==> build 12: inputs <==
## BreakoutControl
module BreakoutControl(clk_50, strt, rst, L, R, tick, color, pix_x, pix_y, ball_x, ball_y, pad_x, bricks, win, lose);
clock: 2.64 ns
lec_check: 0
abc_area: 1
cap_margin: 10
core_margin: 2
core_utilization: 72
cts_cluster_diameter: 204
cts_cluster_size: 41
gpl_routability_driven: 0
max_routing_layer: met4
place_density_lb_addon: 0.01
setup_slack_margin: 0.76
slew_margin: 20
run.sh (not shown) runs the stock make flow with config.mk's settings and CLKGATE_MAP_FILE=.
==> trial 67 (differences from build 12) <==
- ABC_AREA: 1 -> unset
- CAP_MARGIN: 10 -> 5
- CORE_UTILIZATION: 72 -> 52
- CTS_CLUSTER_DIAMETER: 204 -> 61
- GPL_ROUTABILITY_DRIVEN: 0 -> 1
- MAX_ROUTING_LAYER: met4 -> met5
- PLACE_DENSITY_LB_ADDON: 0.01 -> 0.04
- SETUP_SLACK_MARGIN: 0.76 -> unset
==> flow/constraint.sdc (replaced) <==
create_clock -name core_clock -period 2.94 [get_ports {clk_50}]
set_input_delay 0.5880 -clock core_clock [delete_from_list [all_inputs] [get_ports {clk_50}]]
set_output_delay 0.5880 -clock core_clock [all_outputs]
set_load 0.01 [all_outputs]
==> summary of the runs <==
- Between build 12 and trial 67, the lower die size is in build 12 (gap about 23%, measured against trial 67).
- Build 12 died in global routing. Trial 67 finished but fails on negative setup slack.
- Area after synthesis: trial 67 is smaller than build 12 (5.8%).
- Synthesized cell count: trial 67 is smaller than build 12 (21%).
==> figures <==
metric                                                                         trial 67                   build 12
Result of the run                                                       failed layout checks  aborted with a tool error
Stage where the flow stopped                                                          -             global routing
Layout check failures                                              negative setup slack                          -
Post-synthesis instance area                                                0.01735 mm²                0.01842 mm²
Die Width                                                                      186.6 µm                   163.9 µm
Share of cell area taken by muxes after synthesis                               0.01760                  0.0005435
Post-placement cell area                                                    0.02011 mm²                0.02035 mm²
Fraction of synthesized cell area taken by the top area cell type                0.2914                     0.2745
Floorplan utilization                                                            0.5305                     0.7313
Cell variety after synth                                                             83                         70
Fraction of synthesized cell area in xor and xnor cells                         0.05604                    0.04348
Detailed Place HPWL                                                            42.57 mm                   43.72 mm
Inserted Clock Buffers                                                               23                          9
Fraction of the yosys area taken by sequential cells                             0.3414                     0.3216

========
==> inputs of run F <==
Starting RTL as in the previous note.
## BreakoutControl
module BreakoutControl(clk_50, strt, rst, L, R, tick, color, pix_x, pix_y, ball_x, ball_y, pad_x, bricks, win, lose);
Settings: LEC_CHECK=0, ABC_AREA=1, CAP_MARGIN=20, CORE_MARGIN=2, CORE_UTILIZATION=72, CTS_CLUSTER_DIAMETER=26, CTS_CLUSTER_SIZE=25, PLACE_DENSITY_LB_ADDON=0.26, SETUP_SLACK_MARGIN=0.81, SLEW_MARGIN=20; clock period 2.75 ns.
==> run G: changes against run F <==
==> flow/config.mk (replaced) <==
export PLATFORM = sky130hd
export DESIGN_NAME = BreakoutControl
export DESIGN_NICKNAME = BreakoutControl
export VERILOG_FILES = /design/flow/design.v
export SDC_FILE = /design/flow/constraint.sdc
export NUM_CORES = 4
export LEC_CHECK = 0
export CAP_MARGIN = 20
export CORE_MARGIN = 2
export CORE_UTILIZATION = 54
export SLEW_MARGIN = 20
==> flow/constraint.sdc (replaced) <==
create_clock -name core_clock -period 4.75 [get_ports {clk_50}]
set_input_delay 0.9500 -clock core_clock [delete_from_list [all_inputs] [get_ports {clk_50}]]
set_output_delay 0.9500 -clock core_clock [all_outputs]
set_load 0.01 [all_outputs]
==> comparison table <==
Portion of the post-synthesis area used by sequential elements: run G 0.341; run F 0.322
Yosys stat area: run G 0.0173 mm²; run F 0.0184 mm²
Top-area cell share: run G 0.291; run F 0.274
Aoi share: run G 0.222; run F 0.149
Placed instance area: run G 0.0183 mm²; run F 0.0204 mm²
Floorplan-stage core utilization: run G 0.550; run F 0.731
Gp weighted congestion: run G 0.988; run F 1.11
Count of instantiated cells in the yosys netlist: run G 2025; run F 2550
Multiplexer area fraction after synthesis: run G 0.0176; run F 0.000544
Cell row count: run G 65; run F 58
Chip width: run G 183 µm; run F 164 µm
Cell area after synthesis: run G 0.0173 mm²; run F 0.0184 mm²
Post-Place Setup Slack: run G 223 ps; run F -171 ps
Share of the synthesized netlist area taken by xor and xnor gates: run G 0.0560; run F 0.0435
Yosys cell types: run G 83; run F 70
Run status: run G no timing/DRC/antenna violations; run F stopped before the end
Failing step: run G -; run F clock tree synthesis (4_1_cts)
